===== design/flow/config.mk =====
export PLATFORM = sky130hd
export DESIGN_NAME = top
export DESIGN_NICKNAME = top
export VERILOG_FILES = /design/flow/design.v
export SDC_FILE = /design/flow/constraint.sdc
export NUM_CORES = 4
export LEC_CHECK = 0
export CAP_MARGIN = 20
export CELL_PAD_IN_SITES_DETAIL_PLACEMENT = 2
export CORE_ASPECT_RATIO = 1.68
export CORE_MARGIN = 8
export CORE_UTILIZATION = 71
export CTS_CLUSTER_DIAMETER = 176
export CTS_CLUSTER_SIZE = 88
export GPL_ROUTABILITY_DRIVEN = 0
export GPL_TIMING_DRIVEN = 0
export MAX_ROUTING_LAYER = met4
export PLACE_DENSITY_LB_ADDON = 0.05
export SETUP_SLACK_MARGIN = -0.41
export SLEW_MARGIN = 10

===== design/flow/constraint.sdc =====
create_clock -name core_clock -period 8.95 [get_ports {clk}]
set_input_delay 1.7900 -clock core_clock [delete_from_list [all_inputs] [get_ports {clk}]]
set_output_delay 1.7900 -clock core_clock [all_outputs]
set_load 0.01 [all_outputs]

===== design/flow/design.v =====
module two(clk, rst_n, in, valid_in, last_in, out, valid_out, last_out, ready);
	input wire clk, rst_n;
	input wire [32-1:0] in;
	input wire valid_in, last_in;
	output reg [32-1:0] out;
	output reg valid_out, last_out;
	output wire ready;
	reg [32-1:0] buff;
parameter [1:0] IDLE = 2'b00, S0 = 2'b01, S1 = 2'b10, S2 = 2'b11;
	reg [1:0] state;
	reg delay_last;
	wire we;
	wire S0_enable;
	wire S1_enable;
	wire S2_enable;
	wire S0toS1;
	wire S1toS2;
	wire S2toS1, S2toIDLE;
always @(posedge clk) begin
	if (!rst_n) begin
		state <= IDLE;
	end else begin
		case (state)
		IDLE : begin
			if (valid_in) begin
				state <= S0;
			end else begin
				state <= IDLE;
			end
		end
		S0 : begin
			if (S0toS1) begin
				state <= S1;
			end else begin
				state <= S0;
			end
		end
		S1 : begin
			if (S1toS2) begin
				state <= S2;
			end else begin
				state <= S1;
			end
		end
		S2 : begin
			if (S2toIDLE) begin
				state <= IDLE;
			end else if (S2toS1) begin
				state <= S1;
			end else begin
				state <= S2;
			end
		end
		endcase
	end
end
always @(posedge clk) begin
	if (!rst_n) begin
		buff <= 0;
		valid_out <= 0;
		last_out <= 0;
	end else begin
		if (S0_enable) begin
			buff <= in;
			valid_out <= 0;
			last_out <= 0;
		end else if (S1_enable) begin
			out <= (in > buff) ? in : buff;
			valid_out <= 1;
			last_out <= 0;
			buff <= (in > buff) ? buff : in;
		end else if (S2_enable) begin
			out <= buff;
			valid_out <= 1;
			last_out <= (S2toIDLE) ? 1 : 0;
			buff <= (we) ? in : buff;
		end else begin
			valid_out <= 0;
			last_out <= 0;
		end
	end
end
always @(posedge clk) begin
	if (!rst_n) begin
		delay_last <= 0;
	end else begin
		if (last_in) begin
			delay_last <= 1;
		end else if (S2toIDLE) begin
			delay_last <= 0;
		end else begin
			delay_last <= 0;
		end
	end
end
assign ready = (state != IDLE) & valid_in;
assign we = ready;
assign S0_enable = (state == S0) & we;
assign S1_enable = (state == S1) & we;
assign S2_enable = (state == S2);
assign S0toS1 = (state == S0) & we;
assign S1toS2 = (state == S1) & we;
assign S2toS1 = (state == S2) & we & !delay_last;
assign S2toIDLE = (state == S2) & delay_last;
endmodule
module four(clk, rst_n, in, valid_in, last_in, out, valid_out, last_out);
	input wire clk, rst_n;
	input wire [32-1:0] in;
	input wire valid_in, last_in;
	output reg [32-1:0] out;
	output reg valid_out, last_out;
	reg [32-1:0] fifo [4-1:0];
	reg [2-1:0] head;
	reg [1-1:0] tail0, tail1;
parameter [2:0] S0 = 3'b001, S1 = 3'b010, S2 = 3'b011, S3 = 3'b100, S4 = 3'b101;
	reg [2:0] state;
	reg delay_last;
	wire we;	 
	wire S0_enable, S1_enable, S2_enable, S3_enable, S4_enable;
	wire S0toS1;
	wire S1toS2, S1toS3;
	wire S2toS3, S2toS4;
	wire S3toS1, S3toS0;
	wire S4toS1, S4toS0;
	wire [32-1:0] mem0, mem1, mem2, mem3;
always @(posedge clk) begin
	if (!rst_n) begin
		state <= S0;
	end else begin
		case (state)
		S0 : begin
			if (S0toS1) begin
				state <= S1;
			end else begin
				state <= S0;
			end
		end
		S1 : begin
			if (S1toS2) begin
				state <= S2;
			end else if (S1toS3) begin
				state <= S3;
			end else begin
				state <= S1;
			end
		end
		S2 : begin
			if (S2toS3) begin
				state <= S3;
			end else if (S2toS4) begin
				state <= S4;
			end else begin
				state <= S2;
			end
		end
		S3 : begin
			if (S3toS1) begin
				state <= S1;
			end else if (S3toS0) begin
				state <= S0;
			end else begin
				state <= S3;
			end
		end
		S4 : begin
			if (S4toS1) begin
				state <= S1;
			end else if (S4toS0) begin
				state <= S0;
			end else begin
				state <= S4;
			end
		end
		endcase
	end
end
always @(posedge clk) begin
	if (!rst_n) begin
		head <= 0;
		tail0 <= 0;
		tail1 <= 0;
		valid_out <= 0;
		last_out <= 0;
	end else begin
		if (S0_enable) begin
			fifo[head] <= in;
			head <= head + 1;
		end
		else if (S1_enable) begin
			fifo[head] <= (in > fifo[tail0]) ? fifo[tail0] : in;
			out <= (in > fifo[tail0]) ? in : fifo[tail0];
			valid_out <= 1;
			last_out <= 0;
			head <= head + 1;
			tail0 <= (in > fifo[tail0]) ? tail0 : tail0 + 1;
			tail1 <= (in > fifo[tail0]) ? tail1 + 1 : tail1;
		end
		else if (S2_enable) begin
			fifo[head] <= in;
			out <= (fifo[tail1+2] > fifo[tail0]) ? fifo[tail1+2] : fifo[tail0];
			valid_out <= 1;
			last_out <= 0;
			head <= (we) ? head + 1 : head;
			tail0 <= (fifo[tail1+2] > fifo[tail0]) ? tail0 : tail0 + 1;
			tail1 <= (fifo[tail1+2] > fifo[tail0]) ? tail1 + 1 : tail1;
		end
		else if (S3_enable) begin
			fifo[head] <= in;
			out <= fifo[tail0];
			valid_out <= 1;
			last_out <= (S3toS0) ? 1 : 0;
			head <= (we && !delay_last) ? head + 1 : head;
			tail0 <= tail0 + 1;
		end
		else if (S4_enable) begin
			fifo[head] <= in;
			out <= fifo[tail1+2];
			valid_out <= 1;
			last_out <= (S4toS0) ? 1 : 0;
			head <= (we && !delay_last) ? head + 1 : head;
			tail1 <= tail1 + 1;
		end
		else begin
			valid_out <= 0;
			last_out <= 0;
		end
	end
end
always @(posedge clk) begin
	if (!rst_n) begin
		delay_last <= 0;
	end else begin
		if (last_in) begin
			delay_last <= 1;
		end else if (S3toS0 || S4toS0) begin
			delay_last <= 0;
		end else begin
			delay_last <= delay_last;
		end
	end
end
assign we = valid_in;
assign S0_enable = we & (state == S0);
assign S1_enable = (state == S1);
assign S2_enable = (state == S2);
assign S3_enable = (state == S3);
assign S4_enable = (state == S4);
assign S0toS1 = (state == S0) & (head == 1);
assign S1toS2 = (state == S1) & !(in > fifo[tail0]);
assign S1toS3 = (state == S1) & (in > fifo[tail0]) & (tail1 == 1);
assign S2toS3 = (state == S2) & (fifo[tail1+2] > fifo[tail0]) & (tail1 == 1);
assign S2toS4 = (state == S2) & !(fifo[tail1+2] > fifo[tail0]) & (tail0 == 1);
assign S3toS1 = (state == S3) & (tail0 == 1) & !delay_last;
assign S3toS0 = (state == S3) & (tail0 == 1) & delay_last;
assign S4toS1 = (state == S4) & (tail1 == 1) & !delay_last;
assign S4toS0 = (state == S4) & (tail1 == 1) & delay_last;
assign mem0 = fifo[0];
assign mem1 = fifo[1];
assign mem2 = fifo[2];
assign mem3 = fifo[3];
endmodule
module eight(clk, rst_n, in, valid_in, last_in, out, valid_out, last_out);
	input wire clk, rst_n;
	input wire [32-1:0] in;
	input wire valid_in, last_in;
	output reg [32-1:0] out;
	output reg valid_out, last_out;
	reg [32-1:0] fifo [8-1:0];
	reg [3-1:0] head;
	reg [2-1:0] tail0, tail1;
parameter [2:0] S0 = 3'b001, S1 = 3'b010, S2 = 3'b011, S3 = 3'b100, S4 = 3'b101;
	reg [2:0] state;
	reg delay_last;
	wire we;	 
	wire S0_enable, S1_enable, S2_enable, S3_enable, S4_enable;
	wire S0toS1;
	wire S1toS2, S1toS3;
	wire S2toS3, S2toS4;
	wire S3toS1, S3toS0;
	wire S4toS1, S4toS0;
	wire [32-1:0] mem0, mem1, mem2, mem3, mem4, mem5, mem6, mem7;
always @(posedge clk) begin
	if (!rst_n) begin
		state <= S0;
	end else begin
		case (state)
		S0 : begin
			if (S0toS1) begin
				state <= S1;
			end else begin
				state <= S0;
			end
		end
		S1 : begin
			if (S1toS2) begin
				state <= S2;
			end else if (S1toS3) begin
				state <= S3;
			end else begin
				state <= S1;
			end
		end
		S2 : begin
			if (S2toS3) begin
				state <= S3;
			end else if (S2toS4) begin
				state <= S4;
			end else begin
				state <= S2;
			end
		end
		S3 : begin
			if (S3toS1) begin
				state <= S1;
			end else if (S3toS0) begin
				state <= S0;
			end else begin
				state <= S3;
			end
		end
		S4 : begin
			if (S4toS1) begin
				state <= S1;
			end else if (S4toS0) begin
				state <= S0;
			end else begin
				state <= S4;
			end
		end
		endcase
	end
end
always @(posedge clk) begin
	if (!rst_n) begin
		head <= 0;
		tail0 <= 0;
		tail1 <= 0;
		valid_out <= 0;
		last_out <= 0;
	end else begin
		if (S0_enable) begin
			fifo[head] <= in;
			head <= head + 1;
		end
		else if (S1_enable) begin
			fifo[head] <= (in > fifo[tail0]) ? fifo[tail0] : in;
			out <= (in > fifo[tail0]) ? in : fifo[tail0];
			valid_out <= 1;
			last_out <= 0;
			head <= head + 1;
			tail0 <= (in > fifo[tail0]) ? tail0 : tail0 + 1;
			tail1 <= (in > fifo[tail0]) ? tail1 + 1 : tail1;
		end
		else if (S2_enable) begin
			fifo[head] <= in;
			out <= (fifo[tail1+4] > fifo[tail0]) ? fifo[tail1+4] : fifo[tail0];
			valid_out <= 1;
			last_out <= 0;
			head <= (we) ? head + 1 : head;
			tail0 <= (fifo[tail1+4] > fifo[tail0]) ? tail0 : tail0 + 1;
			tail1 <= (fifo[tail1+4] > fifo[tail0]) ? tail1 + 1 : tail1;
		end
		else if (S3_enable) begin
			fifo[head] <= in;
			out <= fifo[tail0];
			valid_out <= 1;
			last_out <= (S3toS0) ? 1 : 0;
			head <= (we && !delay_last) ? head + 1 : head;
			tail0 <= tail0 + 1;
		end
		else if (S4_enable) begin
			fifo[head] <= in;
			out <= fifo[tail1+4];
			valid_out <= 1;
			last_out <= (S4toS0) ? 1 : 0;
			head <= (we && !delay_last) ? head + 1 : head;
			tail1 <= tail1 + 1;
		end
		else begin
			valid_out <= 0;
			last_out <= 0;
		end
	end
end
always @(posedge clk) begin
	if (!rst_n) begin
		delay_last <= 0;
	end else begin
		if (last_in) begin
			delay_last <= 1;
		end else if (S3toS0 || S4toS0) begin
			delay_last <= 0;
		end else begin
			delay_last <= delay_last;
		end
	end
end
assign we = valid_in;
assign S0_enable = we & (state == S0);
assign S1_enable = (state == S1);
assign S2_enable = (state == S2);
assign S3_enable = (state == S3);
assign S4_enable = (state == S4);
assign S0toS1 = (state == S0) & (head == 3);
assign S1toS2 = (state == S1) & !(in > fifo[tail0]);
assign S1toS3 = (state == S1) & (in > fifo[tail0]) & (tail1 == 3);
assign S2toS3 = (state == S2) & (fifo[tail1+4] > fifo[tail0]) & (tail1 == 3);
assign S2toS4 = (state == S2) & !(fifo[tail1+4] > fifo[tail0]) & (tail0 == 3);
assign S3toS1 = (state == S3) & (tail0 == 3) & !delay_last;
assign S3toS0 = (state == S3) & (tail0 == 3) & delay_last;
assign S4toS1 = (state == S4) & (tail1 == 3) & !delay_last;
assign S4toS0 = (state == S4) & (tail1 == 3) & delay_last;
assign mem0 = fifo[0];
assign mem1 = fifo[1];
assign mem2 = fifo[2];
assign mem3 = fifo[3];
assign mem4 = fifo[4];
assign mem5 = fifo[5];
assign mem6 = fifo[6];
assign mem7 = fifo[7];
endmodule
module steen(clk, rst_n, in, valid_in, last_in, out, valid_out, last_out);
	input wire clk, rst_n;
	input wire [32-1:0] in;
	input wire valid_in, last_in;
	output reg [32-1:0] out;
	output reg valid_out, last_out;
	reg [32-1:0] fifo [16-1:0];
	reg [4-1:0] head;
	reg [3-1:0] tail0, tail1;
parameter [2:0] S0 = 3'b001, S1 = 3'b010, S2 = 3'b011, S3 = 3'b100, S4 = 3'b101;
	reg [2:0] state;
	reg delay_last;
	wire we;	 
	wire S0_enable, S1_enable, S2_enable, S3_enable, S4_enable;
	wire S0toS1;
	wire S1toS2, S1toS3;
	wire S2toS3, S2toS4;
	wire S3toS1, S3toS0;
	wire S4toS1, S4toS0;
	wire [32-1:0] mem0, mem1, mem2, mem3, mem4, mem5, mem6, mem7;
always @(posedge clk) begin
	if (!rst_n) begin
		state <= S0;
	end else begin
		case (state)
		S0 : begin
			if (S0toS1) begin
				state <= S1;
			end else begin
				state <= S0;
			end
		end
		S1 : begin
			if (S1toS2) begin
				state <= S2;
			end else if (S1toS3) begin
				state <= S3;
			end else begin
				state <= S1;
			end
		end
		S2 : begin
			if (S2toS3) begin
				state <= S3;
			end else if (S2toS4) begin
				state <= S4;
			end else begin
				state <= S2;
			end
		end
		S3 : begin
			if (S3toS1) begin
				state <= S1;
			end else if (S3toS0) begin
				state <= S0;
			end else begin
				state <= S3;
			end
		end
		S4 : begin
			if (S4toS1) begin
				state <= S1;
			end else if (S4toS0) begin
				state <= S0;
			end else begin
				state <= S4;
			end
		end
		endcase
	end
end
always @(posedge clk) begin
	if (!rst_n) begin
		head <= 0;
		tail0 <= 0;
		tail1 <= 0;
		valid_out <= 0;
		last_out <= 0;
	end else begin
		if (S0_enable) begin
			fifo[head] <= in;
			head <= head + 1;
		end
		else if (S1_enable) begin
			fifo[head] <= (in > fifo[tail0]) ? fifo[tail0] : in;
			out <= (in > fifo[tail0]) ? in : fifo[tail0];
			valid_out <= 1;
			last_out <= 0;
			head <= head + 1;
			tail0 <= (in > fifo[tail0]) ? tail0 : tail0 + 1;
			tail1 <= (in > fifo[tail0]) ? tail1 + 1 : tail1;
		end
		else if (S2_enable) begin
			fifo[head] <= in;
			out <= (fifo[tail1+8] > fifo[tail0]) ? fifo[tail1+8] : fifo[tail0];
			valid_out <= 1;
			last_out <= 0;
			head <= (we) ? head + 1 : head;
			tail0 <= (fifo[tail1+8] > fifo[tail0]) ? tail0 : tail0 + 1;
			tail1 <= (fifo[tail1+8] > fifo[tail0]) ? tail1 + 1 : tail1;
		end
		else if (S3_enable) begin
			fifo[head] <= in;
			out <= fifo[tail0];
			valid_out <= 1;
			last_out <= (S3toS0) ? 1 : 0;
			head <= (we && !delay_last) ? head + 1 : head;
			tail0 <= tail0 + 1;
		end
		else if (S4_enable) begin
			fifo[head] <= in;
			out <= fifo[tail1+8];
			valid_out <= 1;
			last_out <= (S4toS0) ? 1 : 0;
			head <= (we && !delay_last) ? head + 1 : head;
			tail1 <= tail1 + 1;
		end
		else begin
			valid_out <= 0;
			last_out <= 0;
		end
	end
end
always @(posedge clk) begin
	if (!rst_n) begin
		delay_last <= 0;
	end else begin
		if (last_in) begin
			delay_last <= 1;
		end else if (S3toS0 || S4toS0) begin
			delay_last <= 0;
		end else begin
			delay_last <= delay_last;
		end
	end
end
assign we = valid_in;
assign S0_enable = we & (state == S0);
assign S1_enable = (state == S1);
assign S2_enable = (state == S2);
assign S3_enable = (state == S3);
assign S4_enable = (state == S4);
assign S0toS1 = (state == S0) & (head == 7);
assign S1toS2 = (state == S1) & !(in > fifo[tail0]);
assign S1toS3 = (state == S1) & (in > fifo[tail0]) & (tail1 == 7);
assign S2toS3 = (state == S2) & (fifo[tail1+8] > fifo[tail0]) & (tail1 == 7);
assign S2toS4 = (state == S2) & !(fifo[tail1+8] > fifo[tail0]) & (tail0 == 7);
assign S3toS1 = (state == S3) & (tail0 == 7) & !delay_last;
assign S3toS0 = (state == S3) & (tail0 == 7) & delay_last;
assign S4toS1 = (state == S4) & (tail1 == 7) & !delay_last;
assign S4toS0 = (state == S4) & (tail1 == 7) & delay_last;
assign mem0 = fifo[0];
assign mem1 = fifo[1];
assign mem2 = fifo[2];
assign mem3 = fifo[3];
assign mem4 = fifo[4];
assign mem5 = fifo[5];
assign mem6 = fifo[6];
assign mem7 = fifo[7];
endmodule
module thtwo(clk, rst_n, in, valid_in, last_in, out, valid_out, last_out);
	input wire clk, rst_n;
	input wire [32-1:0] in;
	input wire valid_in, last_in;
	output reg [32-1:0] out;
	output reg valid_out, last_out;
	reg [32-1:0] fifo [32-1:0];
	reg [5-1:0] head;
	reg [4-1:0] tail0, tail1;
parameter [2:0] S0 = 3'b001, S1 = 3'b010, S2 = 3'b011, S3 = 3'b100, S4 = 3'b101;
	reg [2:0] state;
	reg delay_last;
	wire we;	 
	wire S0_enable, S1_enable, S2_enable, S3_enable, S4_enable;
	wire S0toS1;
	wire S1toS2, S1toS3;
	wire S2toS3, S2toS4;
	wire S3toS1, S3toS0;
	wire S4toS1, S4toS0;
	wire [32-1:0] mem0, mem1, mem2, mem3, mem4, mem5, mem6, mem7;
always @(posedge clk) begin
	if (!rst_n) begin
		state <= S0;
	end else begin
		case (state)
		S0 : begin
			if (S0toS1) begin
				state <= S1;
			end else begin
				state <= S0;
			end
		end
		S1 : begin
			if (S1toS2) begin
				state <= S2;
			end else if (S1toS3) begin
				state <= S3;
			end else begin
				state <= S1;
			end
		end
		S2 : begin
			if (S2toS3) begin
				state <= S3;
			end else if (S2toS4) begin
				state <= S4;
			end else begin
				state <= S2;
			end
		end
		S3 : begin
			if (S3toS1) begin
				state <= S1;
			end else if (S3toS0) begin
				state <= S0;
			end else begin
				state <= S3;
			end
		end
		S4 : begin
			if (S4toS1) begin
				state <= S1;
			end else if (S4toS0) begin
				state <= S0;
			end else begin
				state <= S4;
			end
		end
		endcase
	end
end
always @(posedge clk) begin
	if (!rst_n) begin
		head <= 0;
		tail0 <= 0;
		tail1 <= 0;
		valid_out <= 0;
		last_out <= 0;
	end else begin
		if (S0_enable) begin
			fifo[head] <= in;
			head <= head + 1;
		end
		else if (S1_enable) begin
			fifo[head] <= (in > fifo[tail0]) ? fifo[tail0] : in;
			out <= (in > fifo[tail0]) ? in : fifo[tail0];
			valid_out <= 1;
			last_out <= 0;
			head <= head + 1;
			tail0 <= (in > fifo[tail0]) ? tail0 : tail0 + 1;
			tail1 <= (in > fifo[tail0]) ? tail1 + 1 : tail1;
		end
		else if (S2_enable) begin
			fifo[head] <= in;
			out <= (fifo[tail1+16] > fifo[tail0]) ? fifo[tail1+16] : fifo[tail0];
			valid_out <= 1;
			last_out <= 0;
			head <= (we) ? head + 1 : head;
			tail0 <= (fifo[tail1+16] > fifo[tail0]) ? tail0 : tail0 + 1;
			tail1 <= (fifo[tail1+16] > fifo[tail0]) ? tail1 + 1 : tail1;
		end
		else if (S3_enable) begin
			fifo[head] <= in;
			out <= fifo[tail0];
			valid_out <= 1;
			last_out <= (S3toS0) ? 1 : 0;
			head <= (we && !delay_last) ? head + 1 : head;
			tail0 <= tail0 + 1;
		end
		else if (S4_enable) begin
			fifo[head] <= in;
			out <= fifo[tail1+16];
			valid_out <= 1;
			last_out <= (S4toS0) ? 1 : 0;
			head <= (we && !delay_last) ? head + 1 : head;
			tail1 <= tail1 + 1;
		end
		else begin
			valid_out <= 0;
			last_out <= 0;
		end
	end
end
always @(posedge clk) begin
	if (!rst_n) begin
		delay_last <= 0;
	end else begin
		if (last_in) begin
			delay_last <= 1;
		end else if (S3toS0 || S4toS0) begin
			delay_last <= 0;
		end else begin
			delay_last <= delay_last;
		end
	end
end
assign we = valid_in;
assign S0_enable = we & (state == S0);
assign S1_enable = (state == S1);
assign S2_enable = (state == S2);
assign S3_enable = (state == S3);
assign S4_enable = (state == S4);
assign S0toS1 = (state == S0) & (head == 15);
assign S1toS2 = (state == S1) & !(in > fifo[tail0]);
assign S1toS3 = (state == S1) & (in > fifo[tail0]) & (tail1 == 15);
assign S2toS3 = (state == S2) & (fifo[tail1+16] > fifo[tail0]) & (tail1 == 15);
assign S2toS4 = (state == S2) & !(fifo[tail1+16] > fifo[tail0]) & (tail0 == 15);
assign S3toS1 = (state == S3) & (tail0 == 15) & !delay_last;
assign S3toS0 = (state == S3) & (tail0 == 15) & delay_last;
assign S4toS1 = (state == S4) & (tail1 == 15) & !delay_last;
assign S4toS0 = (state == S4) & (tail1 == 15) & delay_last;
assign mem0 = fifo[0];
assign mem1 = fifo[1];
assign mem2 = fifo[2];
assign mem3 = fifo[3];
assign mem4 = fifo[4];
assign mem5 = fifo[5];
assign mem6 = fifo[6];
assign mem7 = fifo[7];
endmodule
module top(clk, rst_n, in, valid_in, last_in, out, valid_out, last_out, ready);
	input wire clk, rst_n;
	input wire [32-1:0] in;
	input wire valid_in, last_in;
	output wire [32-1:0] out;
	output wire valid_out, last_out;
	output wire ready;
	wire [32-1:0] out0, out1, out2, out3;
	wire valid_out0, valid_out1, valid_out2, valid_out3;
	wire last_out0, last_out1, last_out2, last_out3;
two tw0(.clk(clk), .rst_n(rst_n), .in(in), .valid_in(valid_in), .last_in(last_in), .out(out0), .valid_out(valid_out0), .last_out(last_out0), .ready(ready));
four f0(.clk(clk), .rst_n(rst_n), .in(out0), .valid_in(valid_out0), .last_in(last_out0), .out(out1), .valid_out(valid_out1), .last_out(last_out1));
eight e0(.clk(clk), .rst_n(rst_n), .in(out1), .valid_in(valid_out1), .last_in(last_out1), .out(out2), .valid_out(valid_out2), .last_out(last_out2));
steen s0(.clk(clk), .rst_n(rst_n), .in(out2), .valid_in(valid_out2), .last_in(last_out2), .out(out3), .valid_out(valid_out3), .last_out(last_out3));
thtwo t0(.clk(clk), .rst_n(rst_n), .in(out3), .valid_in(valid_out3), .last_in(last_out3), .out(out), .valid_out(valid_out), .last_out(last_out));
endmodule

===== design/flow/run.sh =====
#!/bin/bash
# the make line also repeats each setting of config.mk as NAME=value (left out here)
make -C /OpenROAD-flow-scripts/flow DESIGN_CONFIG=/design/flow/config.mk WORK_HOME=/design/flow/orfs CLKGATE_MAP_FILE= finish

==> out/qor.yml, run 1 <==
outcome: "aborted with a tool error"
stop_stage: "detailed placement"
tool.error: "Error: detail_place.tcl, 38 bad optional access"
syn_inst: 5194
synth_seq_share_pct: 69.0
synthAdderAreaFrac_pct: 4.15
edf_count: 2080
syn_area_per_cell_um2: 18.1
muxShareOfSynthArea_pct: 16.8
yosysWarnings: 5
ys_chip_area_mm2: 0.0939
synth_cell_type_count: 81
synthXorXnorAreaFrac_pct: 0.0933
fp_nets: 5541
rows: 173
fp.dieW_um: 297
simple_gate_area_share_pct: 3.74
numSynthFlops: 2193
coreArea_mm2: 0.132
ys_cells: 5194
yosys.area.top_type: "edfxtp_1"
port_buffers: 70
topCellsByArea: "edfxtp_1 (67%), mux4_2 (12%), ha_1 (4.1%), dfxtp_1 (2.4%), mux2i_1 (2.0%)"
fp_util_pct: 71.2
dieArea_mm2: 0.144
top_cells_by_count: "edfxtp_1 (2080), mux4_2 (512), ha_1 (311)"
async_flop_share_pct: 0
aoi_share_pct: 4.39
die_h_um: 487
num_io_pins: 71
synth_top_area_share_pct: 66.5
syn-cell-area_mm2: 0.0939
synth_top_flop_cell: "edfxtp_1"
synth_top_cell_by_count: "edfxtp_1"
netlist_logic_family_top: "multiplexers"
## stage by stage
step | setup TNS [ns] | instance area, um2 | cells
3_3_place_gp | -307.15 | 96800 | 7014
2_1_floorplan | 0 | 93900 | 5194
==> run 2, diff against run 1 <==
ABC_AREA = 1   (was not set)
CELL_PAD_IN_SITES_DETAIL_PLACEMENT = not set   (was 2)
CORE_ASPECT_RATIO = not set   (was 1.68)
CORE_MARGIN = 2   (was 8)
CTS_CLUSTER_DIAMETER = 212   (was 176)
CTS_CLUSTER_SIZE = 15   (was 88)
GPL_ROUTABILITY_DRIVEN = not set   (was 0)
GPL_TIMING_DRIVEN = not set   (was 0)
MAX_ROUTING_LAYER = not set   (was met4)
PLACE_DENSITY_LB_ADDON = not set   (was 0.05)
SETUP_SLACK_MARGIN = not set   (was -0.41)
SLEW_MARGIN = 20   (was 10)
clock period = 3.45 ns   (was 8.95 ns; I/O delays follow)
==> run 2 against run 1 <==
  * Now fails the layout checks on setup timing
  * Synthesized area up 2.7%
  * Synthesized cell count increased by 65%
  * Die area decreased by 4.0%
==> out/qor.yml, run 2 <==
layout.nets: 9654
ff2ff_path_depth: 22
cts_made_buffers: 164
period_minus_slack_ns: 4.38
topCellsByArea: "edfxtp_1 (65%), nand2_1 (5.6%), o21ai_0 (5.1%), nor2_1 (4.4%), ha_1 (4.0%)"
p_switching_mw: 9.60
numSynthFlops: 2193
drtIter0Drc: 12638
placedCellCount: 10820
synth_seq_share_pct: 67.1
crit_required_ns: 4.01
edf_count: 2080
critPathKind: "flop to flop"
wl_per_cell_um: 27.4
crit_slowest_cell: "o21ai_4"
ys_chip_area_mm2: 0.0964
internal_power_mw: 38.0
wl_mm: 307
warning_count: 41
power_clock_mw: 18.2
area_growth_pct: 18.4
power_density_mw_per_mm2: 417
cp-endpoint: "t0.fifo[18][20]"
coreArea_mm2: 0.135
crit_path_max_incr_delay_ns: 0.52
fin_area_mm2: 0.114
yosysWarnings: 5
crit_path_start_kind: "flop"
syn_inst: 8550
power_frac_seq_pct: 60.5
antenna_found_initial: 9
synth_top_area_share_pct: 64.8
timing.rr.end: "t0.fifo[18][20]"
cts_hold_buf: 0
slew_headroom_pct: 46.4
overflow: 0
fp_util_pct: 71.4
min_path_cells: 3
slew_violations: 0
viasPerCell: 6.79
path_depth: 22
fp_nets: 8897
aoi_share_pct: 11.6
vias: 75907
grt_pass1_vias: 71751
finalWeightedCongestion: 0.993
critPathTopFamily: "simple AND/OR/NAND/NOR gates"
clockBufferDepth: 3
ys_cells: 8550
htree_levels: 4
hold_start: "rst_n"
place_area_mm2: 0.107
clk_pin_slew_ns: 0.07
netlist_logic_family_top: "simple AND/OR/NAND/NOR gates"
holdWs_ns: 0.331
clk_latency_ns: 0.85
syn_area_per_cell_um2: 11.3
synth_top_cell_by_count: "edfxtp_1"
cp-end-kind: "flop"
cp_max_fo: 9
synthXorXnorAreaFrac_pct: 0.0363
rows: 135
outcome: "finished with violations"
ir_drop_uv: 498
min_to: "f0.state[4]"
p_clk_share_pct: 38.2
total_power_mw: 47.6
swShare_pct: 20.2
final_util_pct: 84.5
grt_max_degree: 69
top_cells_by_count: "edfxtp_1 (2080), nand2_1 (1443), nor2_1 (1134)"
r2r_setup_slack_ns: -0.93
rsz0062_at_grt: "true"
post-route-period-util_pct: 127
simple_gate_area_share_pct: 13.1
hold_path_class: "primary input to flop"
dr.pass1.iters: 10
clock-sinks: 2193
violations: "setup timing"
synthAdderAreaFrac_pct: 4.04
p_comb_share_pct: 1.3
path_buffers: 7
power_combinational_uw: 632
num_io_pins: 71
power.group.top: "registers"
fmax_mhz: 228
setup_violations: 1927
yosys.area.top_type: "edfxtp_1"
dieArea_mm2: 0.139
drv_cap: 0
synth_top_flop_cell: "edfxtp_1"
worst-slew-pin-transition_ns: 0.804
ant_nets: 0
path_cells: "buf_8 -> buf_16 -> buf_8 -> o21ai_0 -> o221ai_1 -> nand3_1 -> nand2_2 -> inv_2 -> ha_1 -> nand4_1 -> nor3_2 -> buf_4 -> nand2_1 -> nand2_1 -> nand2_1 -> nand2_2 -> nand2_2 -> nor2_4 -> nand3_4 -> buf_4 -> clkbuf_16 -> o21ai_4"
hold_viol_final: 0
fin_cells: 11184
syn-cell-area_mm2: 0.0964
cts_tree: "built"
leakagePower_nw: 42.6
synth_cell_type_count: 56
die_h_um: 373
cts-root-buf: "clkbuf_16"
finalClockSkew_ns: 0.0428
grt_pass1_wl_mm: 430
pg_seq_mw: 28.8
cp.arrival_ns: 4.94
async_flop_share_pct: 0
fp.dieW_um: 373
port_buffers: 70
hpwl_mm: 187
grt_usage_pct: 41.9
muxShareOfSynthArea_pct: 0.0104
drcViolationCount: 0
fin_ws_ns: -0.933
-- run 2: area by class of cell --
type,count,area [um2]
sequential,2193,64800
inverter,532,2030
fill,6776,20900
clock buffer,243,4490
tap,1781,2230
antenna,7,17.5
clock inverter,12,233
timing repair buffer,1048,11000
multi-input combinational,5367,29500
timing repair inverter,1,11.3
-- run 2: layer usage --
layer	up-vias	wire [um]	GRT usage [%]	part of all wire, %
li1	32222	-	-	-
met1	35713	101000	53.5	33
met2	6390	139000	65.2	45
met3	1572	39800	8.95	13
met4	10	26800	28.4	8.8
met5	-	114	0	0.037
-- run 2: timing repair --
item	4_1_cts	5_1_grt
gates cloned	19	26
gates resized	82	196
pin swaps	22	43
buffers inserted	8	48
endpoints found under the setup margin	1919	2064
-- run 2: metrics by stage --
stage	setup TNS [ns]	worst slack, ns
3_3_place_gp	-917.90	-0.708
5_1_grt	-1414.93	-0.944
3_5_place_dp	-1109.72	-0.859
4_1_cts	-890.83	-0.614
6_report	-1173.84	-0.933
2_1_floorplan	-159.70	-0.342
==> run 3, diff against run 2 <==
ABC_AREA = not set   (was 1)
CORE_ASPECT_RATIO = 1.68   (was not set)
CORE_MARGIN = 6   (was 2)
CORE_UTILIZATION = 57   (was 71)
CTS_CLUSTER_DIAMETER = 196   (was 212)
CTS_CLUSTER_SIZE = not set   (was 15)
SETUP_SLACK_MARGIN = -0.07   (was not set)
SLEW_MARGIN = 25   (was 20)
clock period = 8.0 ns   (was 3.45 ns; I/O delays follow)
==> run 3 against run 2 <==
  * The run now finishes clean
  * First-iteration DRC count decreased by 70%
  * Clock skew increased by 0.011 ns
  * Non-clock buffer count down 801
  * Sequential share of layout area rose by 5.1 points
  * Worst setup slack gained 3.1 ns
  * Utilization decreased by 20 points
  * Via count is 35% lower
  * Die area rose by 26%
  * Maximum frequency down 25%
  * Critical path type unchanged
==> out/qor.yml, run 3 <==
outcome: "complete, no violations"
synth_cell_type_count: 81
ant_nets: 0
overflow: 0
coreArea_mm2: 0.163
hold_path_class: "flop to flop"
pre_cts_ws_ns: 1.88
syn-cell-area_mm2: 0.0939
postCtsSetupBuffers: 0
syn_area_per_cell_um2: 18.1
p_clk_share_pct: 42.7
dieArea_mm2: 0.175
grt_usage_pct: 28.0
topCellsByArea: "edfxtp_1 (67%), mux4_2 (12%), ha_1 (4.1%), dfxtp_1 (2.4%), mux2i_1 (2.0%)"
cp-endpoint: "t0.fifo[16][0]"
slew_violations: 0
power.group.top: "registers"
path_buffers: 3
cts_made_buffers: 198
p_comb_share_pct: 2.6
warning_count: 39
ys_chip_area_mm2: 0.0939
ir_drop_uv: 186
cts_hold_buf: 0
fillers: 11203
crit_slowest_cell: "or2_2"
p_switching_mw: 4.57
vias: 49262
edf_count: 2080
port_buffers: 70
aoi_share_pct: 4.39
tns_ns: 0
die_h_um: 538
cts_tree: "built"
fp_nets: 5541
wl_mm: 247
finalClockSkew_ns: 0.0538
htree_levels: 4
rsz0062_at_grt: "false"
crit_path_max_incr_delay_ns: 0.79
grt_pass1_vias: 51110
crit_required_ns: 8.49
place_area_mm2: 0.0982
drv_cap: 0
ys_cells: 5194
timing.rr.end: "t0.fifo[16][0]"
swShare_pct: 20.0
top_cells_by_count: "edfxtp_1 (2080), mux4_2 (512), ha_1 (311)"
fmax_mhz: 171
hold_start: "tw0.last_out"
post-route-period-util_pct: 73.2
layout.nets: 5734
viasPerCell: 6.41
path_cells: "buf_4 -> mux4_2 -> mux4_2 -> inv_1 -> ha_1 -> a21oi_1 -> o21ai_0 -> a221oi_1 -> o22ai_1 -> o21ai_1 -> or2_2 -> buf_4 -> mux2_2"
leakagePower_nw: 34.4
cp-end-kind: "flop"
netlist_logic_family_top: "multiplexers"
muxShareOfSynthArea_pct: 16.8
period_minus_slack_ns: 5.86
clock-sinks: 2193
path_depth: 13
hold_viol_final: 0
synth_top_area_share_pct: 66.5
drcViolationCount: 0
fin_ws_ns: 2.14
wl_per_cell_um: 32.1
synthAdderAreaFrac_pct: 4.15
antenna_found_initial: 2
holdWs_ns: 0.464
simple_gate_area_share_pct: 3.74
rows: 192
worst-slew-pin-transition_ns: 1.19
power_clock_mw: 9.76
grt_max_degree: 103
dr.pass1.iters: 7
numSynthFlops: 2193
min_path_cells: 2
fp.dieW_um: 325
power_frac_seq_pct: 54.7
synth_top_flop_cell: "edfxtp_1"
r2r_setup_slack_ns: 2.14
pg_seq_mw: 12.5
fp_util_pct: 57.5
syn_inst: 5194
grt_pass1_wl_mm: 355
finalWeightedCongestion: 0.877
cts_resized: 0
ff2ff_path_depth: 13
clk_pin_slew_ns: 0.07
cts-root-buf: "clkbuf_16"
internal_power_mw: 18.3
yosys.area.top_type: "edfxtp_1"
clk_latency_ns: 0.85
yosysWarnings: 5
setup_violations: 0
slew_headroom_pct: 18.5
fin_area_mm2: 0.105
clockBufferDepth: 4
area_growth_pct: 11.7
power_combinational_uw: 599
hpwl_mm: 162
cp_max_fo: 44
synth_seq_share_pct: 69.0
synth_top_cell_by_count: "edfxtp_1"
critPathTopFamily: "multiplexers"
min_to: "f0.delay_last"
crit_path_start_kind: "flop"
drtIter0Drc: 3805
synthXorXnorAreaFrac_pct: 0.0933
power_density_mw_per_mm2: 218
async_flop_share_pct: 0
critPathKind: "flop to flop"
cp.arrival_ns: 6.35
num_io_pins: 71
run 3: stage by stage:
stage	util (%)	std cells	power (mW)
finish	64.3	7680	22.9
CTS	64.2	7677	23.0
detailed placement	60.2	7320	13.4
global placement	60.1	7315	13.3
global route	64.3	7679	23.5
floorplan	-	5194	13.1
run 3: layout make-up:
class	count	area, um2	share of cell area, %
Antenna cell	2	5.00	0.00477
Sequential cell	2193	64800	61.8
Multi-Input combinational cell	2579	27900	26.6
Tap cell	2134	2670	2.55
Clock inverter	116	1330	1.27
Clock buffer	241	5260	5.02
Timing Repair Buffer	247	2240	2.14
Inverter	168	631	0.602
run 3: metal layers:
metal	global-route usage [%]	share of wire [%]
met5	0	0
met4	12.8	5.6
met2	54.1	56
met1	31.2	35
met3	2.86	4.0
==> run 4, diff against run 3 <==
ABC_AREA = 0   (was not set)
CELL_PAD_IN_SITES_GLOBAL_PLACEMENT = 2   (was not set)
CORE_ASPECT_RATIO = 0.82   (was 1.68)
CORE_MARGIN = 2   (was 6)
CORE_UTILIZATION = 31   (was 57)
CTS_CLUSTER_DIAMETER = not set   (was 196)
CTS_CLUSTER_SIZE = 55   (was not set)
GPL_TIMING_DRIVEN = 0   (was not set)
PLACE_DENSITY = 0.89   (was not set)
SETUP_SLACK_MARGIN = 1.15   (was -0.07)
SLEW_MARGIN = 20   (was 25)
TNS_END_PERCENT = 25   (was not set)
clock period = 10.6 ns   (was 8.0 ns; I/O delays follow)
==> run 4 against run 3 <==
  * Still clean on timing, DRC and antenna
  * Cell count up 27%
  * Sequential power down 25%
  * First-iteration DRC count up 80%
  * Largest power group unchanged
==> out/qor.yml, run 4 <==
cp-end-kind: "flop"
slew_violations: 0
min_to: "tw0.buff[12]"
finalWeightedCongestion: 0.929
rsz0062_at_grt: "false"
drtIter0Drc: 6835
power.group.top: "registers"
worst-slew-pin-transition_ns: 1.19
crit_slowest_cell: "clkbuf_1"
warning_count: 36
synth_cell_type_count: 81
antenna_found_initial: 6
min_path_cells: 2
fp_util_pct: 31.2
viasPerCell: 5.38
simple_gate_area_share_pct: 3.74
hold_path_class: "flop to flop"
fp_nets: 5541
ys_chip_area_mm2: 0.0939
syn-cell-area_mm2: 0.0939
ir_drop_uv: 153
internal_power_mw: 13.7
fillers: 27460
async_flop_share_pct: 0
grt_pass1_wl_mm: 364
p_switching_mw: 3.56
synth_top_cell_by_count: "edfxtp_1"
place_area_mm2: 0.102
area_growth_pct: 16.2
hold_start: "tw0.buff[12]"
netlist_logic_family_top: "multiplexers"
overflow: 0
synthAdderAreaFrac_pct: 4.15
dr.pass1.iters: 5
cp_max_fo: 17
vias: 52332
cp.arrival_ns: 7.73
crit_path_max_incr_delay_ns: 0.79
dieArea_mm2: 0.307
yosysWarnings: 5
wl_per_cell_um: 26.0
slew_headroom_pct: 20.4
ant_nets: 0
cts_made_buffers: 204
power_clock_mw: 7.39
layout.nets: 5961
pre_cts_ws_ns: 3.58
aoi_share_pct: 4.39
grt_pass1_vias: 51560
coreArea_mm2: 0.301
clk_latency_ns: 0.89
timing.rr.end: "t0.fifo[25][26]"
grt_usage_pct: 16.1
fp.dieW_um: 612
crit_required_ns: 11.17
cts_hold_buf: 0
swShare_pct: 20.6
syn_inst: 5194
finalClockSkew_ns: 0.115
die_h_um: 502
hpwl_mm: 177
topCellsByArea: "edfxtp_1 (67%), mux4_2 (12%), ha_1 (4.1%), dfxtp_1 (2.4%), mux2i_1 (2.0%)"
drv_cap: 0
grt_max_degree: 33
r2r_setup_slack_ns: 3.44
port_buffers: 70
synthXorXnorAreaFrac_pct: 0.0933
clock-sinks: 2193
synth_top_flop_cell: "edfxtp_1"
htree_levels: 4
wl_mm: 253
fin_ws_ns: 3.44
p_comb_share_pct: 2.7
critPathTopFamily: "buffers and inverters"
leakagePower_nw: 35.1
cts_resized: 0
cts_tree: "built"
rows: 182
p_clk_share_pct: 42.8
drcViolationCount: 0
cp-endpoint: "t0.fifo[25][26]"
clockBufferDepth: 4
syn_area_per_cell_um2: 18.1
crit_path_start_kind: "flop"
hold_viol_final: 0
fmax_mhz: 140
path_cells: "clkbuf_1 -> buf_2 -> mux4_2 -> mux4_2 -> inv_1 -> ha_1 -> nand4_1 -> nor4_1 -> a211o_1 -> o22ai_1 -> o21ai_1 -> or2_2 -> buf_2 -> clkbuf_1 -> o21ai_2 -> buf_8"
clk_pin_slew_ns: 0.06
muxShareOfSynthArea_pct: 16.8
path_depth: 16
cts-root-buf: "clkbuf_16"
edf_count: 2080
critPathKind: "flop to flop"
period_minus_slack_ns: 7.16
synth_top_area_share_pct: 66.5
setup_violations: 0
power_density_mw_per_mm2: 159
power_frac_seq_pct: 54.5
ff2ff_path_depth: 16
outcome: "complete, no violations"
numSynthFlops: 2193
post-route-period-util_pct: 67.6
ys_cells: 5194
postCtsSetupBuffers: 0
pg_seq_mw: 9.43
path_buffers: 6
power_combinational_uw: 472
num_io_pins: 71
top_cells_by_count: "edfxtp_1 (2080), mux4_2 (512), ha_1 (311)"
yosys.area.top_type: "edfxtp_1"
synth_seq_share_pct: 69.0
fin_area_mm2: 0.109
[run 4: area by class of cell]
| class | instances | area, um2 | area share (%) |
|---|---|---|---|
| Multi-Input combinational cell | 2579 | 27900 | 25.6 |
| Inverter | 168 | 631 | 0.578 |
| Tap cell | 3956 | 4950 | 4.54 |
| Timing Repair Buffer | 214 | 3080 | 2.82 |
| Buffer | 254 | 1140 | 1.05 |
| Sequential cell | 2193 | 64700 | 59.3 |
| Antenna cell | 4 | 10.0 | 0.00918 |
| Clock buffer | 242 | 5360 | 4.91 |
| Clock inverter | 123 | 1260 | 1.16 |
[run 4: through the flow]
stage	power, mW	std cells	util, %	TNS [ns]	hold WS [ns]
final	17.3	9733	36.3	0	0.474
after global routing	17.7	9729	36.3	0	0.488
after CTS	17.4	9726	36.3	0	0.474
after detailed placement	10.1	9361	34.1	0	0.461
after global placement	10.1	9220	33.1	-145.20	0.455
after floorplan	9.90	5194	-	0	0.434
[run 4: metal layers]
metal  wire length (um)  GRT usage (%)  share of wire (%)
met1             107000           23.1                 42
met2             114000           24.7                 45
met3              24700           3.29                9.8
met4               7190           4.46                2.8
met5                  0              0                  0
==> run 5, diff against run 4 <==
ABC_AREA = not set   (was 0)
CELL_PAD_IN_SITES_GLOBAL_PLACEMENT = not set   (was 2)
CORE_ASPECT_RATIO = not set   (was 0.82)
CORE_UTILIZATION = 40   (was 31)
CTS_CLUSTER_SIZE = not set   (was 55)
GPL_TIMING_DRIVEN = not set   (was 0)
PLACE_DENSITY = not set   (was 0.89)
SETUP_SLACK_MARGIN = not set   (was 1.15)
TNS_END_PERCENT = not set   (was 25)
clock period = 6.17 ns   (was 10.6 ns; I/O delays follow)
==> run 5 against run 4 <==
  * Still clean on timing, DRC and antenna
  * Sequential share of layout area rose by 0.87 points
  * Synthesized area did not move
  * Cell count fell by 10%
  * Via count fell by 4.1%
  * Critical endpoint is now t0.fifo[3][30]
==> out/qor.yml, run 5 <==
fin_area_mm2: 0.108
synth_top_cell_by_count: "edfxtp_1"
finalClockSkew_ns: 0.0909
grtUsageMet3_pct: 2.82
grt_max_degree: 114
power_combinational_uw: 773
pre_cts_ws_ns: 0.612
aoi_share_pct: 4.39
power_density_mw_per_mm2: 287
fin_cells: 8763
ff2ff_path_depth: 13
path_buffers: 3
port_buffers: 70
cp_max_fo: 19
ys_chip_area_mm2: 0.0939
ir_drop_uv: 242
clockBufferDepth: 3
warning_count: 40
cts_resized: 0
grt_pass1_vias: 50229
rows: 177
ant_nets: 0
register_area_mm2: 0.0648
postCtsSetupBuffers: 0
synth_top_flop_cell: "edfxtp_1"
r2r_setup_slack_ns: 0.53
fp.dieW_um: 488
crit_path_start_kind: "flop"
num_io_pins: 71
clk_latency_ns: 0.89
outcome: "complete, no violations"
synthXorXnorAreaFrac_pct: 0.0933
cp-end-kind: "flop"
dr.pass1.iters: 6
hpwl_mm: 152
total_power_mw: 30.9
clock-sinks: 2193
swShare_pct: 20.9
leakagePower_nw: 35.0
area_growth_pct: 14.6
timing.rr.end: "t0.fifo[3][30]"
slew_headroom_pct: 25.1
antenna_found_initial: 2
top_cells_by_count: "edfxtp_1 (2080), mux4_2 (512), ha_1 (311)"
setup_violations: 0
grt_util_met1_pct: 29.0
overflow: 0
cp.arrival_ns: 6.37
layout.nets: 5788
hold_path_class: "flop to flop"
top_usage_layer: "met2"
hold_viol_final: 0
cts-root-buf: "clkbuf_16"
fmax_mhz: 177
final_util_pct: 46.2
fillers: 19739
cts_made_buffers: 221
power_clock_mw: 13.9
path_depth: 13
cts_hold_buf: 0
simple_gate_area_share_pct: 3.74
syn_area_per_cell_um2: 18.1
yosysWarnings: 5
viasPerCell: 5.73
cts_tree: "built"
syn-cell-area_mm2: 0.0939
netlist_logic_family_top: "multiplexers"
numSynthFlops: 2193
topCellsByArea: "edfxtp_1 (67%), mux4_2 (12%), ha_1 (4.1%), dfxtp_1 (2.4%), mux2i_1 (2.0%)"
holdWs_ns: 0.470
hold_start: "tw0.buff[1]"
drcViolationCount: 0
coreArea_mm2: 0.233
edf_count: 2080
post-route-period-util_pct: 91.5
fin_ws_ns: 0.527
synth_top_area_share_pct: 66.5
place_area_mm2: 0.0999
critPathTopFamily: "simple AND/OR/NAND/NOR gates"
cp-endpoint: "t0.fifo[3][30]"
mi_logic_area_mm2: 0.0279
crit_slowest_cell: "o21ai_1"
worst-slew-pin-transition_ns: 1.12
clk_pin_slew_ns: 0.07
vias: 50187
path_cells: "buf_4 -> mux4_2 -> mux4_2 -> inv_1 -> ha_1 -> nand4_1 -> and4bb_1 -> nor2b_1 -> o31a_1 -> o21ai_1 -> or2_2 -> o21ai_1 -> buf_4"
drv_cap: 0
crit_required_ns: 6.89
dieArea_mm2: 0.239
synth_seq_share_pct: 69.0
crit_path_max_incr_delay_ns: 0.77
period_minus_slack_ns: 5.64
wl_mm: 246
gr-usage-met2_pct: 33.2
p_comb_share_pct: 2.5
power_frac_seq_pct: 52.5
yosys.area.top_type: "edfxtp_1"
critPathKind: "flop to flop"
tns_ns: 0
grt_pass1_wl_mm: 356
synth_cell_type_count: 81
p_clk_share_pct: 45.0
drtIter0Drc: 5385
power.group.top: "registers"
fp_nets: 5541
ys_cells: 5194
rsz0062_at_grt: "false"
fp_util_pct: 40.3
min_to: "tw0.buff[1]"
die_h_um: 488
slew_violations: 0
finalWeightedCongestion: 0.842
muxShareOfSynthArea_pct: 16.8
internal_power_mw: 24.4
p_switching_mw: 6.46
async_flop_share_pct: 0
htree_levels: 4
wl_per_cell_um: 28.1
syn_inst: 5194
min_path_cells: 2
placedCellCount: 8349
synthAdderAreaFrac_pct: 4.15
grt_usage_pct: 20.6
pg_seq_mw: 16.2
-- run 5: cell type report --
class                           instances  share of cell area (%)
Antenna cell                            1                 0.00233
Clock buffer                          267                    5.41
Clock inverter                        145                    1.70
Inverter                              168                   0.586
Multi-Input combinational cell       2579                    25.9
Sequential cell                      2193                    60.2
Tap cell                             3132                    3.64
Timing Repair Buffer                  278                    2.55
-- run 5: routing by layer --
layer,part of all wire [%],vias up
li1,-,21598
met1,43,26473
met4,3.1,0
met5,0,-
met3,6.0,363
met2,48,1753
==> run 6, diff against run 5 <==
ABC_AREA = 1   (was not set)
CAP_MARGIN = 0   (was 20)
CORE_UTILIZATION = 72   (was 40)
CTS_CLUSTER_DIAMETER = 212   (was not set)
CTS_CLUSTER_SIZE = 15   (was not set)
PLACE_DENSITY = 0.38   (was not set)
SETUP_SLACK_MARGIN = -0.34   (was not set)
SLEW_MARGIN = 40   (was 20)
clock period = 3.45 ns   (was 6.17 ns; I/O delays follow)
==> run 6 against run 5 <==
  * The layout now fails its checks (setup timing)
  * Clock power up 31%
  * Via count up 54%
  * Worst hold slack worse by 0.19 ns
  * Largest cell class unchanged
==> out/qor.yml, run 6 <==
fp_nets: 8897
crit_path_start_kind: "flop"
finalClockSkew_ns: 0.0415
yosys.area.top_type: "edfxtp_1"
path_cells: "clkinv_8 -> buf_12 -> buf_12 -> buf_6 -> nor2_2 -> o32ai_4 -> nand2_1 -> o21ai_2 -> inv_2 -> ha_4 -> nand2_2 -> inv_2 -> nand4_1 -> buf_4 -> a21oi_2 -> nor2_2 -> nand2_2 -> nand3_4 -> nor3_4 -> buf_12 -> clkbuf_16 -> o21ai_0 -> buf_4"
violations: "setup timing"
fp.dieW_um: 370
synth_top_cell_by_count: "edfxtp_1"
critPathTopFamily: "buffers and inverters"
drv_cap: 0
aoi_share_pct: 11.6
cts-root-buf: "clkbuf_16"
ant_nets: 0
clk_latency_ns: 0.86
grt_max_degree: 75
viasPerCell: 6.89
crit_path_max_incr_delay_ns: 0.44
hold_viol_final: 0
edf_count: 2080
synth_top_area_share_pct: 64.8
overflow: 0
fillers: 6197
drtIter0Drc: 13450
grt_pass1_vias: 73944
cp-end-kind: "flop"
clock-sinks: 2193
ys_cells: 8550
rsz0062_at_grt: "true"
critPathKind: "flop to flop"
num_io_pins: 71
syn_inst: 8550
syn_area_per_cell_um2: 11.3
layout.nets: 9654
synthXorXnorAreaFrac_pct: 0.0363
grt_pass1_wl_mm: 447
fin_ws_ns: -0.995
crit_path_frequent_cell: "buf_12"
period_minus_slack_ns: 4.45
async_flop_share_pct: 0
cts_tree: "built"
cp-endpoint: "s0.fifo[0][27]"
timing.rr.end: "s0.fifo[0][27]"
crit_required_ns: 4.04
simple_gate_area_share_pct: 13.1
pre_cts_ws_ns: -0.577
wl_mm: 317
drcViolationCount: 0
slew_violations: 0
topCellsByArea: "edfxtp_1 (65%), nand2_1 (5.6%), o21ai_0 (5.1%), nor2_1 (4.4%), ha_1 (4.0%)"
post-route-period-util_pct: 129
hold_start: "rst_n"
internal_power_mw: 38.1
syn-cell-area_mm2: 0.0964
rows: 134
power_frac_seq_pct: 60.4
dieArea_mm2: 0.137
pg_seq_mw: 28.8
muxShareOfSynthArea_pct: 0.0104
outcome: "finished with violations"
cts_made_buffers: 164
power.group.top: "registers"
grt_usage_pct: 44.3
cp.arrival_ns: 5.04
min_path_cells: 3
fp_util_pct: 72.4
synth_seq_share_pct: 67.1
setup_violations: 1990
crit_slowest_cell: "o32ai_4"
r2r_setup_slack_ns: -1.0
p_switching_mw: 9.59
ys_chip_area_mm2: 0.0964
wl_per_cell_um: 28.3
fin_area_mm2: 0.115
place_area_mm2: 0.107
synth_top_flop_cell: "edfxtp_1"
fmax_mhz: 225
warning_count: 41
hpwl_mm: 184
die_h_um: 370
power_density_mw_per_mm2: 415
power_combinational_uw: 641
area_growth_pct: 19.1
swShare_pct: 20.1
port_buffers: 70
p_clk_share_pct: 38.3
power_clock_mw: 18.2
min_to: "s0.tail1[1]"
cp_max_fo: 16
netlist_logic_family_top: "simple AND/OR/NAND/NOR gates"
clockBufferDepth: 3
tns_ns: -1146.67
leakagePower_nw: 42.9
path_buffers: 10
path_depth: 23
clk_pin_slew_ns: 0.07
htree_levels: 4
worst-slew-pin-transition_ns: 0.894
synth_cell_type_count: 56
coreArea_mm2: 0.133
slew_headroom_pct: 39.8
synthAdderAreaFrac_pct: 4.04
numSynthFlops: 2193
dr.pass1.iters: 15
antenna_found_initial: 8
hold_path_class: "primary input to flop"
p_comb_share_pct: 1.3
vias: 77056
finalWeightedCongestion: 0.979
ff2ff_path_depth: 23
yosysWarnings: 5
ir_drop_uv: 546
top_cells_by_count: "edfxtp_1 (2080), nand2_1 (1443), nor2_1 (1134)"
-- run 6: area by class of cell --
| type | instances | area, um2 | area share, % |
|---|---|---|---|
| inverters | 532 | 2070 | 1.80 |
| multi-input cells | 5343 | 29400 | 25.6 |
| clock buffers | 267 | 4580 | 3.98 |
| repair buffers | 1072 | 11600 | 10.1 |
| clock inverters | 9 | 139 | 0.121 |
| diodes | 4 | 10.0 | 0.00871 |
| well taps | 1768 | 2210 | 1.93 |
| flip-flops and latches | 2193 | 64800 | 56.4 |
| repair inverters | 1 | 16.3 | 0.0142 |
-- run 6: layer usage --
layer | up-vias | wire length [um] | track usage [%]
met5 | - | 204 | 0
met4 | 16 | 26200 | 29.7
met3 | 1679 | 45500 | 10.5
met2 | 6961 | 145000 | 69.5
met1 | 36186 | 100000 | 55.5
li1 | 32214 | - | -
-- run 6: per-stage QoR --
step / power (mW) / util (%) / std cells / hold WS (ns)
2_1_floorplan: 29.7 / - / 8550 / 0.415
3_3_place_gp: 30.0 / 80.3 / 10792 / 0.428
3_5_place_dp: 30.0 / 80.3 / 10793 / 0.436
4_1_cts: 47.4 / 85.2 / 11137 / 0.254
5_1_grt: 48.5 / 86.3 / 11187 / 0.271
6_report: 47.7 / 86.3 / 11189 / 0.282
-- run 6: repair_timing --
action                                   CTS  global route
gates cloned                              36            33
hold buffers                               0             0
resized                                  209           272
pin swaps                                 23            79
endpoints found under the setup margin  1650          1906
buffers inserted                          47            38
==> run 7, diff against run 6 <==
ABC_AREA = not set   (was 1)
CAP_MARGIN = 20   (was 0)
CORE_UTILIZATION = 64   (was 72)
CTS_CLUSTER_DIAMETER = not set   (was 212)
CTS_CLUSTER_SIZE = not set   (was 15)
PLACE_DENSITY = not set   (was 0.38)
SETUP_SLACK_MARGIN = not set   (was -0.34)
SLEW_MARGIN = 20   (was 40)
clock period = 5.36 ns   (was 3.45 ns; I/O delays follow)
==> run 7 against run 6 <==
  * Now clean on timing, DRC and antenna
  * Maximum frequency is 14% lower
  * Largest power group unchanged
  * Utilization fell by 14 points
  * Critical path type unchanged
  * Critical endpoint is now t0.out[29]
  * Global-route usage shrank 12 points
==> out/qor.yml, run 7 <==
grt_max_degree: 126
grt_pass1_wl_mm: 345
synthAdderAreaFrac_pct: 4.15
async_flop_share_pct: 0
wl_mm: 236
drcViolationCount: 0
critPathTopFamily: "multiplexers"
swShare_pct: 20.5
grt_usage_pct: 31.9
leakagePower_nw: 34.9
clock-sinks: 2193
rsz0062_at_grt: "false"
fp.dieW_um: 387
port_buffers: 70
ys_cells: 5194
simple_gate_area_share_pct: 3.74
r2r_setup_slack_ns: 0.19
dieArea_mm2: 0.150
crit_required_ns: 5.88
hold_viol_final: 0
htree_levels: 4
syn_inst: 5194
ff2ff_path_depth: 16
die_h_um: 387
p_clk_share_pct: 42.8
synth_cell_type_count: 81
p_switching_mw: 7.02
synth_top_flop_cell: "edfxtp_1"
cp-endpoint: "t0.out[29]"
coreArea_mm2: 0.146
power_combinational_uw: 880
numSynthFlops: 2193
finalClockSkew_ns: 0.0302
fp_nets: 5541
warning_count: 42
slew_violations: 0
wl_per_cell_um: 31.1
ant_nets: 0
worst-slew-pin-transition_ns: 1.10
slew_headroom_pct: 26.9
power_frac_seq_pct: 54.6
cp-end-kind: "flop"
critPathKind: "flop to flop"
grt_pass1_vias: 50562
top_cells_by_count: "edfxtp_1 (2080), mux4_2 (512), ha_1 (311)"
ys_chip_area_mm2: 0.0939
yosys.area.top_type: "edfxtp_1"
hold_start: "tw0.buff[19]"
power_density_mw_per_mm2: 323
vias: 50849
area_growth_pct: 12.7
layout.nets: 5817
period_minus_slack_ns: 5.17
path_cells: "buf_12 -> buf_4 -> mux4_2 -> mux4_2 -> inv_1 -> ha_1 -> nand4_1 -> nor4_1 -> buf_4 -> and2_1 -> o22ai_1 -> buf_4 -> nor2_4 -> buf_4 -> mux2i_1 -> mux2i_1"
edf_count: 2080
top_usage_layer: "met2"
drtIter0Drc: 5857
rows: 140
grtUsageMet3_pct: 6.27
power_clock_mw: 14.6
netlist_logic_family_top: "multiplexers"
grt_util_met1_pct: 46.7
synth_top_cell_by_count: "edfxtp_1"
dr.pass1.iters: 6
p_comb_share_pct: 2.6
fillers: 8741
internal_power_mw: 27.1
setup_violations: 0
overflow: 0
clk_latency_ns: 0.84
min_path_cells: 2
syn_area_per_cell_um2: 18.1
num_io_pins: 71
min_to: "tw0.buff[19]"
ir_drop_uv: 318
total_power_mw: 34.2
postCtsSetupBuffers: 0
cp.arrival_ns: 5.69
final_util_pct: 72.7
crit_path_max_incr_delay_ns: 0.54
finalWeightedCongestion: 0.877
power.group.top: "registers"
outcome: "complete, no violations"
cts_tree: "built"
hold_path_class: "flop to flop"
pg_seq_mw: 18.7
synthXorXnorAreaFrac_pct: 0.0933
yosysWarnings: 5
synth_top_area_share_pct: 66.5
path_buffers: 6
gr-usage-met2_pct: 49.4
drv_cap: 0
path_depth: 16
crit_slowest_cell: "mux4_2"
muxShareOfSynthArea_pct: 16.8
clk_pin_slew_ns: 0.07
cts_made_buffers: 210
antenna_found_initial: 4
timing.rr.end: "t0.out[29]"
clockBufferDepth: 3
post-route-period-util_pct: 96.4
aoi_share_pct: 4.39
topCellsByArea: "edfxtp_1 (67%), mux4_2 (12%), ha_1 (4.1%), dfxtp_1 (2.4%), mux2i_1 (2.0%)"
hpwl_mm: 146
fp_util_pct: 64.5
cts-root-buf: "clkbuf_16"
crit_path_frequent_cell: "buf_4"
crit_path_start_kind: "flop"
viasPerCell: 6.72
syn-cell-area_mm2: 0.0939
fmax_mhz: 194
synth_seq_share_pct: 69.0
cp_max_fo: 36
[run 7: timing repair]
action / 4_1_cts / 5_1_grt
hold buffers: 0 / 0
endpoints found under the hold margin: 0 / 0
gates resized: 0 / 2
endpoints found under the setup margin: 0 / 24
[run 7: cell type report]
cell class	count	area, um2	area share [%]
Sequential cell	2193	64800	61.2
Multi-Input combinational cell	2579	27900	26.4
Clock buffer	269	5570	5.26
Timing Repair Buffer	318	3240	3.06
Tap cell	1917	2400	2.27
Clock inverter	125	1280	1.21
Inverter	168	631	0.596
Antenna cell	1	2.50	0.00236
[run 7: layer usage]
layer  share of wire [%]  wire length (um)  vias to the layer above
li1                    -                 -                    21639
met1                  41             96000                    26353
met2                  47            110000                     2454
met3                 9.3             22000                      399
met4                 3.1              7380                        4
met5               0.011                26                        -
[run 7: through the flow]
step           cell area, um2  setup TNS, ns  hold WS, ns  instances  worst slack [ns]
2_1_floorplan           93900        -429.23        0.434       5194            -0.447
3_3_place_gp            98900              0        0.454       7174             0.149
3_5_place_dp            98900              0        0.460       7175            0.0460
4_1_cts                106000              0        0.473       7569            0.0209
5_1_grt                106000              0        0.492       7569           0.00348
6_report               106000              0        0.471       7570             0.194
==> run 8, diff against run 7 <==
ABC_AREA = 1   (was not set)
CORE_UTILIZATION = 70   (was 64)
CTS_CLUSTER_SIZE = 19   (was not set)
SETUP_SLACK_MARGIN = 0.34   (was not set)
clock period = 3.43 ns   (was 5.36 ns; I/O delays follow)
==> run 8 against run 7 <==
  * Synthesized area up 2.7%
  * Design area up 12%
  * Now fails the layout checks on setup timing
  * Worst setup slack worse by 1.9 ns
  * Register-to-register slack worse by 1.9 ns
  * Cell count up 52%
  * Synthesized cell count up 65%
  * Utilization up 14 points
  * Die area down 6.0%
  * Sequential power up 55%
  * Combinational power down 24%
  * First-iteration DRC count up 140%
  * Flip-flop count unchanged
==> out/qor.yml, run 8 <==
outcome: "finished with violations"
violations: "setup timing"
clock-sinks: 2193
drcViolationCount: 0
setup_violations: 1951
clk_latency_ns: 0.90
synth_cell_type_count: 56
finalClockSkew_ns: 0.0647
topCellsByArea: "edfxtp_1 (65%), nand2_1 (5.6%), o21ai_0 (5.1%), nor2_1 (4.4%), ha_1 (4.0%)"
p_comb_share_pct: 1.3
syn_area_per_cell_um2: 11.3
area_growth_pct: 23.3
fp_util_pct: 70.3
internal_power_mw: 41.5
clk_pin_slew_ns: 0.08
power_combinational_uw: 666
synth_top_cell_by_count: "edfxtp_1"
cts_made_buffers: 203
leakagePower_nw: 44.7
grt_pass1_wl_mm: 453
fp_nets: 8897
fp.dieW_um: 375
p_switching_mw: 10.7
clockBufferDepth: 3
syn-cell-area_mm2: 0.0964
cp.arrival_ns: 5.71
min_path_cells: 3
power_frac_seq_pct: 55.5
numSynthFlops: 2193
rsz0062_at_grt: "true"
final_util_pct: 86.7
path_cells: "buf_12 -> buf_12 -> buf_8 -> clkbuf_16 -> o21ai_0 -> o221ai_1 -> nand3_1 -> nand2_2 -> inv_2 -> ha_1 -> nand2_1 -> o21a_1 -> nand2_1 -> nand2_1 -> nand2_1 -> nand2_2 -> nand2_2 -> nand2_4 -> nor2_4 -> buf_4 -> buf_4 -> a22oi_1 -> nand2_1"
yosysWarnings: 5
critPathKind: "flop to flop"
r2r_setup_slack_ns: -1.69
syn_inst: 8550
crit_slowest_cell: "o21ai_0"
yosys.area.top_type: "edfxtp_1"
overflow: 0
crit_path_max_incr_delay_ns: 0.82
synthXorXnorAreaFrac_pct: 0.0363
crit_required_ns: 4.01
ant_nets: 0
swShare_pct: 20.5
period_minus_slack_ns: 5.12
drv_cap: 0
rows: 136
top_layer_used: "met5"
cp-end-kind: "flop"
wl_met1_mm: 105
slew_headroom_pct: 22.4
tns_ns: -1913.63
post-route-period-util_pct: 149
fmax_mhz: 195
synthAdderAreaFrac_pct: 4.04
ir_drop_uv: 615
async_flop_share_pct: 0
cts_tree: "built"
warning_count: 41
viasPerCell: 6.90
path_buffers: 7
synth_seq_share_pct: 67.1
fin_cells: 11499
dr.pass1.iters: 17
num_io_pins: 71
dieArea_mm2: 0.141
placedCellCount: 10912
dr_wl_met3_mm: 52.0
drtIter0Drc: 13884
hold_viol_final: 0
htree_levels: 4
edf_count: 2080
fin_area_mm2: 0.119
fin_ws_ns: -1.69
cts-root-buf: "clkbuf_16"
power_clock_mw: 22.5
critPathTopFamily: "AND-OR/OR-AND gates"
hold_path_class: "primary input to flop"
power_density_mw_per_mm2: 439
antenna_found_initial: 16
crit_path_start_kind: "flop"
netlist_logic_family_top: "simple AND/OR/NAND/NOR gates"
muxShareOfSynthArea_pct: 0.0104
hold_start: "rst_n"
grt_usage_pct: 43.5
slew_violations: 0
min_to: "t0.tail1[1]"
ys_chip_area_mm2: 0.0964
top_cells_by_count: "edfxtp_1 (2080), nand2_1 (1443), nor2_1 (1134)"
wl_per_cell_um: 29.3
dr_wl_met2_mm: 148
pg_seq_mw: 29.0
ys_cells: 8550
coreArea_mm2: 0.137
p_clk_share_pct: 43.2
aoi_share_pct: 11.6
grt_max_degree: 67
layout.nets: 9871
worst-slew-pin-transition_ns: 1.16
cp_max_fo: 34
synth_top_area_share_pct: 64.8
cts_hold_buf: 0
hpwl_mm: 187
simple_gate_area_share_pct: 13.1
power.group.top: "registers"
finalWeightedCongestion: 0.964
port_buffers: 70
vias: 79302
crit_path_frequent_cell: "nand2_1"
wl_mm: 337
die_h_um: 375
timing.rr.end: "t0.out[11]"
synth_top_flop_cell: "edfxtp_1"
place_area_mm2: 0.108
grt_pass1_vias: 74263
path_depth: 23
cp-endpoint: "t0.out[11]"
ff2ff_path_depth: 23
[run 8: area by class of cell]
| type | instances | area (um2) |
|---|---|---|
| antenna | 3 | 7.51 |
| clock buffer | 259 | 5370 |
| clock inverter | 124 | 1110 |
| fill | 6245 | 18300 |
| inverter | 532 | 2040 |
| multi-input combinational | 5377 | 30000 |
| sequential | 2193 | 64800 |
| tap | 1794 | 2240 |
| timing repair buffer | 1217 | 13300 |
[run 8: repair_timing]
action | 4_1_cts | 5_1_grt
setup buffers | 58 | 57
cloned | 48 | 38
resized | 174 | 263
setup endpoints to repair | 2089 | 2093
pin swaps | 55 | 83
[run 8: per-stage QoR]
stage / hold slack [ns] / power, mW / setup WS [ns]
after floorplan: 0.415 / 29.9 / -0.358
after global placement: 0.423 / 30.2 / -0.864
after detailed placement: 0.426 / 30.2 / -1.04
after CTS: 0.231 / 51.8 / -0.536
after global routing: 0.254 / 53.0 / -1.65
final: 0.279 / 52.2 / -1.69
[run 8: per-layer routing]
metal | vias up | track usage, %
li1 | 32805 | -
met1 | 36890 | 54.2
met2 | 7501 | 68.9
met3 | 2084 | 10.1
met4 | 22 | 28.6
met5 | - | 0
Power is estimated from default activity; no workload was simulated.
